==> inputs of wip/lagoon <==
Design lcd_driver_top, start of the top module:
module lcd_driver_top (
    input  wire clk,
    input  wire rst_n,
    output wire lcd_resetn,
    output wire lcd_cs,
    output wire lcd_dc,
    output wire lcd_sclk,
    output wire lcd_sda
);
export LEC_CHECK = 0
export CAP_MARGIN = 20
export CELL_PAD_IN_SITES_DETAIL_PLACEMENT = 1
export CELL_PAD_IN_SITES_GLOBAL_PLACEMENT = 1
export CORE_ASPECT_RATIO = 0.73
export CORE_MARGIN = 2
export CORE_UTILIZATION = 40
export MIN_ROUTING_LAYER = met2
export SLEW_MARGIN = 20
export TNS_END_PERCENT = 40
create_clock -name core_clock -period 10.0 [get_ports {clk}]
run.sh (not shown) runs the stock make flow with config.mk's settings and CLKGATE_MAP_FILE=.
==> inputs of wip/nickel, as changes to wip/lagoon <==
- ABC_AREA: unset -> 1
- CELL_PAD_IN_SITES_DETAIL_PLACEMENT: 1 -> unset
- CELL_PAD_IN_SITES_GLOBAL_PLACEMENT: 1 -> unset
- CORE_ASPECT_RATIO: 0.73 -> 0.5
- CORE_UTILIZATION: 40 -> 72
- CTS_CLUSTER_DIAMETER: unset -> 400
- CTS_CLUSTER_SIZE: unset -> 98
- MIN_ROUTING_LAYER: met2 -> unset
- SETUP_SLACK_MARGIN: unset -> 0.66
- TNS_END_PERCENT: 40 -> unset
==> flow/constraint.sdc (replaced) <==
create_clock -name core_clock -period 2.23 [get_ports {clk}]
set_input_delay 0.4460 -clock core_clock [delete_from_list [all_inputs] [get_ports {clk}]]
set_output_delay 0.4460 -clock core_clock [all_outputs]
set_load 0.01 [all_outputs]
==> inputs of wip/harbor, as changes to wip/lagoon <==
- CELL_PAD_IN_SITES_DETAIL_PLACEMENT: 1 -> 0
- CELL_PAD_IN_SITES_GLOBAL_PLACEMENT: 1 -> 0
- CORE_ASPECT_RATIO: 0.73 -> unset
- CORE_UTILIZATION: 40 -> 66
- CTS_CLUSTER_SIZE: unset -> 41
- GPL_ROUTABILITY_DRIVEN: unset -> 0
- MIN_ROUTING_LAYER: met2 -> met1
- SETUP_SLACK_MARGIN: unset -> 0.83
- SLEW_MARGIN: 20 -> 35
- TNS_END_PERCENT: 40 -> unset
==> flow/constraint.sdc (replaced) <==
create_clock -name core_clock -period 3.45 [get_ports {clk}]
set_input_delay 0.6900 -clock core_clock [delete_from_list [all_inputs] [get_ports {clk}]]
set_output_delay 0.6900 -clock core_clock [all_outputs]
set_load 0.01 [all_outputs]
==> inputs of wip/zinc, as changes to wip/lagoon <==
- ABC_AREA: unset -> 1
- CELL_PAD_IN_SITES_DETAIL_PLACEMENT: 1 -> unset
- CELL_PAD_IN_SITES_GLOBAL_PLACEMENT: 1 -> unset
- CORE_ASPECT_RATIO: 0.73 -> unset
- CORE_UTILIZATION: 40 -> 72
- CTS_CLUSTER_SIZE: unset -> 15
- HOLD_SLACK_MARGIN: unset -> 0.3
- MIN_ROUTING_LAYER: met2 -> unset
- PLACE_DENSITY_LB_ADDON: unset -> 0.27
- SLEW_MARGIN: 20 -> 35
- TNS_END_PERCENT: 40 -> unset
==> flow/constraint.sdc (replaced) <==
create_clock -name core_clock -period 2.37 [get_ports {clk}]
set_input_delay 0.4740 -clock core_clock [delete_from_list [all_inputs] [get_ports {clk}]]
set_output_delay 0.4740 -clock core_clock [all_outputs]
set_load 0.01 [all_outputs]
==> summary of the runs <==
- Sequential cell count is the same in wip/zinc and wip/harbor.
- wip/nickel died in 5_1_grt with GRT-0232. wip/zinc finished with negative setup slack left. wip/lagoon completed without violations. wip/harbor produced a clean layout.
- Between wip/harbor and wip/zinc, the lower via count is in wip/harbor (gap 29%, measured against wip/zinc).
- The highest final cell count belongs to wip/zinc, the lowest to wip/harbor.
- Clock power, lowest first: wip/lagoon, wip/harbor, wip/zinc.
- Critical path depth: wip/zinc > wip/lagoon > wip/harbor.
- The lowest register-to-register slack belongs to wip/zinc, the highest to wip/lagoon.
- Design area, highest first: wip/zinc, wip/harbor, wip/lagoon.
==> figures <==
Result of the run: wip/nickel stopped before the end; wip/harbor complete, no violations; wip/lagoon complete, no violations; wip/zinc failed layout checks
Stage where the flow stopped: wip/nickel 5_1_grt; wip/harbor -; wip/lagoon -; wip/zinc -
Violated checks: wip/nickel -; wip/harbor -; wip/lagoon -; wip/zinc negative setup slack
Number of gates resized after cts: wip/nickel 199; wip/harbor 69; wip/lagoon 0; wip/zinc 7
Combinational gate area: wip/nickel -; wip/harbor 7840 um2; wip/lagoon 6920 um2; wip/zinc 7450 um2
Max Cap Violations: wip/nickel -; wip/harbor 0; wip/lagoon 0; wip/zinc 0
CLK BUF: wip/nickel -; wip/harbor 39; wip/lagoon 40; wip/zinc 30
Yosys simple share: wip/nickel 0.334; wip/harbor 0.147; wip/lagoon 0.147; wip/zinc 0.334
N_taps: wip/nickel -; wip/harbor 275; wip/lagoon 450; wip/zinc 265
Logic Gate Count: wip/nickel -; wip/harbor 935; wip/lagoon 919; wip/zinc 1,483
Worst hold-check path type: wip/nickel -; wip/harbor in2async; wip/lagoon reg2reg; wip/zinc in2async
Part of the power in combinational logic: wip/nickel -; wip/harbor 0.011; wip/lagoon 0.011; wip/zinc 0.012
Sum of routed wire segments on met1: wip/nickel -; wip/harbor 16,500 um; wip/lagoon 0 um; wip/zinc 18,000 um
Count of unresolved DRC violations after routing: wip/nickel -; wip/harbor 0; wip/lagoon 0; wip/zinc 0
Largest fanout of any net on the critical path: wip/nickel -; wip/harbor 7; wip/lagoon 35; wip/zinc 10
Post-synthesis share of cell area spent on and-or and or-and gates: wip/nickel 0.102; wip/harbor 0.159; wip/lagoon 0.159; wip/zinc 0.102
Net count after synthesis: wip/nickel 1,975; wip/harbor 1,330; wip/lagoon 1,330; wip/zinc 1,975

========
==> branch delta: inputs <==
Starting RTL as in the previous note.
Design lcd_driver_top, start of the top module:
module lcd_driver_top (
    input  wire clk,
    input  wire rst_n,
    output wire lcd_resetn,
    output wire lcd_cs,
    output wire lcd_dc,
    output wire lcd_sclk,
    output wire lcd_sda
);
wire ds_fifo_write_valid;
wire [8:0] ds_fifo_write_data;
wire ds_fifo_write_ready;
wire fifo_serial_read_valid;
wire [8:0] fifo_serial_read_data;
wire fifo_serial_read_ready;
data_source data_source_inst (
    .clk(clk),
    .rst_n(rst_n),
    .fifo_write_valid(ds_fifo_write_valid),
    .fifo_write_data(ds_fifo_write_data),
    .fifo_write_ready(ds_fifo_write_ready),
    .lcd_resetn(lcd_resetn)
);
fifo #(
    .DEPTH(16),
    .WIDTH(9)
) fifo_inst (
    .clk(clk),
    .rst_n(rst_n),
    .read_ready(fifo_serial_read_ready),
    .read_valid(fifo_serial_read_valid),
    .read_data(fifo_serial_read_data),
    .write_ready(ds_fifo_write_ready),
    .write_valid(ds_fifo_write_valid),
    .write_data(ds_fifo_write_data)
);
serializer serializer_inst (
    .clk(clk),
    .rst_n(rst_n),
    .fifo_valid(fifo_serial_read_valid),
    .fifo_data(fifo_serial_read_data),
    .fifo_read_ready(fifo_serial_read_ready),
    .CS(lcd_cs),
    .SCLK(lcd_sclk),
    .D_C(lcd_dc),
    .SDA(lcd_sda)
);
endmodule
==> flow/config.mk <==
export PLATFORM = sky130hd
export DESIGN_NAME = lcd_driver_top
export DESIGN_NICKNAME = lcd_driver_top
export VERILOG_FILES = /design/flow/design.v
export SDC_FILE = /design/flow/constraint.sdc
export NUM_CORES = 4
export LEC_CHECK = 0
export CAP_MARGIN = 20
export CELL_PAD_IN_SITES_DETAIL_PLACEMENT = 0
export CELL_PAD_IN_SITES_GLOBAL_PLACEMENT = 0
export CORE_MARGIN = 2
export CORE_UTILIZATION = 72
export CTS_CLUSTER_DIAMETER = 110
export CTS_CLUSTER_SIZE = 15
export GPL_ROUTABILITY_DRIVEN = 0
export MIN_ROUTING_LAYER = met1
export SETUP_SLACK_MARGIN = -0.16
export SLEW_MARGIN = 35
==> flow/constraint.sdc <==
create_clock -name core_clock -period 2.87 [get_ports {clk}]
set_input_delay 0.5740 -clock core_clock [delete_from_list [all_inputs] [get_ports {clk}]]
set_output_delay 0.5740 -clock core_clock [all_outputs]
set_load 0.01 [all_outputs]
==> branch violet: changes against branch delta <==
- CELL_PAD_IN_SITES_DETAIL_PLACEMENT: 0 -> unset
- CELL_PAD_IN_SITES_GLOBAL_PLACEMENT: 0 -> unset
- CORE_UTILIZATION: 72 -> 40
- CTS_CLUSTER_DIAMETER: 110 -> unset
- CTS_CLUSTER_SIZE: 15 -> unset
- GPL_ROUTABILITY_DRIVEN: 0 -> unset
- MIN_ROUTING_LAYER: met1 -> unset
- SETUP_SLACK_MARGIN: -0.16 -> unset
- SLEW_MARGIN: 35 -> 20
==> flow/constraint.sdc (replaced) <==
create_clock -name core_clock -period 3.77 [get_ports {clk}]
set_input_delay 0.7540 -clock core_clock [delete_from_list [all_inputs] [get_ports {clk}]]
set_output_delay 0.7540 -clock core_clock [all_outputs]
set_load 0.01 [all_outputs]
==> load_flow_metrics.sql <==
-- metrics for the results database
INSERT INTO impl_metrics (metric_group, metric, value, unit) VALUES
('final_timing', 'timing.fmax', '0.3202', 'GHz'),
('status', 'outcome', 'timing/DRC/antenna clean', ''),
('power', 'p_clk', '0.00315', 'W'),
('cells_and_area', 'sh_comb_area', '44.31', '%'),
('critical_path', 'critPathBufInv', '0', '');
(the above is from branch violet)
==> load_flow_metrics.sql <==
-- metrics for the results database
INSERT INTO impl_metrics (metric_group, metric, value, unit) VALUES
('status', 'outcome', 'complete, but fails checks', ''),
('status', 'so_faults', 'negative hold slack, negative setup slack', ''),
('final_timing', 'timing.final.hold_violations', '8', ''),
('final_timing', 'setup_viol', '80', ''),
('final_timing', 'hold_slack', '-0.009103', 'ns'),
('final_timing', 'timing.final.ws_setup', '-0.03357', 'ns');
(the above is from branch delta)
Power figures rest on the tool's default switching activity, not on a simulated workload.
